// battle_ship
module battle_ship(
      input wire clk,			 
      input wire clr,
      input wire btnU,
      input wire btnD,
      input wire btnR,
      input wire btnL,
      input wire sel,
	    input sw,
      output wire [2:0] red,	 
      output wire [2:0] green,   
      output wire [1:0] blue,	     
      output wire [3:0] an,
      output wire [7:0] seg,
      output wire hsync,		 
      output wire vsync			 
	);
export LEC_CHECK = 0
export CAP_MARGIN = 10
export CELL_PAD_IN_SITES_DETAIL_PLACEMENT = 1
export CELL_PAD_IN_SITES_GLOBAL_PLACEMENT = 1
export CORE_ASPECT_RATIO = 1.69
export CORE_MARGIN = 4
export CORE_UTILIZATION = 61
export CTS_CLUSTER_DIAMETER = 130
export CTS_CLUSTER_SIZE = 70
export GPL_ROUTABILITY_DRIVEN = 1
export GPL_TIMING_DRIVEN = 0
export MAX_ROUTING_LAYER = met5
export PLACE_DENSITY_LB_ADDON = 0.14
export SETUP_SLACK_MARGIN = 0.22
export SLEW_MARGIN = 20
export TNS_END_PERCENT = 5
create_clock -name core_clock -period 8.27 [get_ports {clk}]
run.sh (not shown) runs the stock make flow with config.mk's settings and CLKGATE_MAP_FILE=.
The baseline aborted during 3_3_place_gp on FLW-0024.
Edit:
- CAP_MARGIN: 10 -> 20
- CELL_PAD_IN_SITES_DETAIL_PLACEMENT: 1 -> not set
- CORE_ASPECT_RATIO: 1.69 -> 1.64
- CORE_MARGIN: 4 -> 2
- CTS_CLUSTER_DIAMETER: 130 -> not set
- CTS_CLUSTER_SIZE: 70 -> 23
- GPL_ROUTABILITY_DRIVEN: 1 -> not set
- GPL_TIMING_DRIVEN: 0 -> not set
- MAX_ROUTING_LAYER: met5 -> not set
- SETUP_SLACK_MARGIN: 0.22 -> -0.0
- TNS_END_PERCENT: 5 -> 85
- clock period: 8.27 -> 6.4 ns (I/O delays scaled with it)
Result:
- This time the run completed without violations
- die area goes down by a few percent
- area after synthesis stays the same
- synthesized cell count stays the same

========
battle_ship again, from the RTL that the note above started with.
export LEC_CHECK = 0
export ABC_AREA = 1
export CAP_MARGIN = 20
export CORE_MARGIN = 2
export CORE_UTILIZATION = 72
export CTS_CLUSTER_DIAMETER = 204
export CTS_CLUSTER_SIZE = 20
export PLACE_DENSITY_LB_ADDON = 0.25
export SLEW_MARGIN = 20
create_clock -name core_clock -period 3.9 [get_ports {clk}]
The baseline stopped in 4_1_cts (DPL-0033).
Rerun with:
CTS_CLUSTER_DIAMETER = default   (was 204)
CTS_CLUSTER_SIZE = default   (was 20)
PLACE_DENSITY_LB_ADDON = default   (was 0.25)
TNS_END_PERCENT = 15   (was default)
clock period = 13.4 ns   (was 3.9 ns; I/O delays follow)
- This time the run went through all stages and came out clean
- synthesized area is unchanged
- synthesized cell count is unchanged
- die size is unchanged
Rerun with:
ABC_AREA = default   (was 1)
CORE_UTILIZATION = 40   (was 72)
TNS_END_PERCENT = default   (was 15)
clock period = 10.0 ns   (was 13.4 ns; I/O delays follow)
The new run finished with timing, DRC and antenna clean.
Non-clock buffer count rises by 13.
Final cell count falls by 7.3%.
Critical path depth falls by 23.
Final area rises by 1.4%.
Count of clock-buffer cells in the layout rises by 4.

========
Setup of xenon:
Starting RTL as in the previous note.
clock: 3.9 ns
lec_check: 0
abc_area: 1
cap_margin: 20
core_margin: 2
core_utilization: 72
cts_cluster_size: 93
hold_slack_margin: 0.25
place_density_lb_addon: 0.25
slew_margin: 20
FAIL xenon @ clock tree synthesis: tool exited with error
Here is what was changed in the inputs of onyx compared with xenon.
# xenon
export LEC_CHECK = 0
export ABC_AREA = 1
export CAP_MARGIN = 20
export CORE_MARGIN = 2
export CORE_UTILIZATION = 72
export CTS_CLUSTER_SIZE = 93
export HOLD_SLACK_MARGIN = 0.25
export PLACE_DENSITY_LB_ADDON = 0.25
export SLEW_MARGIN = 20
create_clock -name core_clock -period 3.9 [get_ports {clk}]
# onyx
export LEC_CHECK = 0
export ABC_AREA = 1
export CAP_MARGIN = 20
export CORE_MARGIN = 2
export CORE_UTILIZATION = 72
export SLEW_MARGIN = 20
create_clock -name core_clock -period 4.46 [get_ports {clk}]
Findings:
onyx did not finish; the tool stopped in global routing with error GRT-0232.
The placed wire-length estimate reported for onyx is smaller than that of xenon by 19%.
Comparing onyx against xenon, there is no change at all in number of distinct library cell variants in the gate-level netlist after synthesis.
Any difference in post-synthesis async set-or-reset flop share between xenon and onyx is small enough to ignore.
Total instance count after detailed placement in onyx vs xenon: down 123
Synthesized cell count essentially unchanged between xenon and onyx.
Area of placed instances sits lower in onyx than in xenon.

========
battle_ship again, from the RTL that the note above started with.
clock: 3.85 ns
lec_check: 0
cap_margin: 20
cell_pad_in_sites_global_placement: 0
core_aspect_ratio: 1.64
core_margin: 2
core_utilization: 70
cts_cluster_diameter: 29
cts_cluster_size: 100
place_density_lb_addon: 0.14
setup_slack_margin: 1.12
slew_margin: 20
tns_end_percent: 85
The starting point aborted during global routing, error GRT-0116.
Rerun with:
- ABC_AREA: unset -> 1
- CTS_CLUSTER_DIAMETER: 29 -> 222
- CTS_CLUSTER_SIZE: 100 -> 23
- SETUP_SLACK_MARGIN: 1.12 -> -0.0
- clock period: 3.85 -> 3.52 ns (I/O delays scaled with it)
=> The new run did not get past clock tree synthesis with DPL-0038. Synthesized cell count rises by about a fifth. Die size hardly moves. Area after synthesis stays flat.
Rerun with:
- ABC_AREA: 1 -> unset
- CELL_PAD_IN_SITES_GLOBAL_PLACEMENT: 0 -> unset
- CORE_ASPECT_RATIO: 1.64 -> unset
- CORE_UTILIZATION: 70 -> 59
- CTS_CLUSTER_DIAMETER: 222 -> unset
- CTS_CLUSTER_SIZE: 23 -> unset
- PLACE_DENSITY_LB_ADDON: 0.14 -> unset
- SETUP_SLACK_MARGIN: -0.0 -> unset
- TNS_END_PERCENT: 85 -> unset
- clock period: 3.52 -> 5.4 ns (I/O delays scaled with it)
=> The new run passed the timing, design-rule and antenna checks. Die size rises by 18%. Synthesized area stays flat. Synthesized cell count falls by 16%.
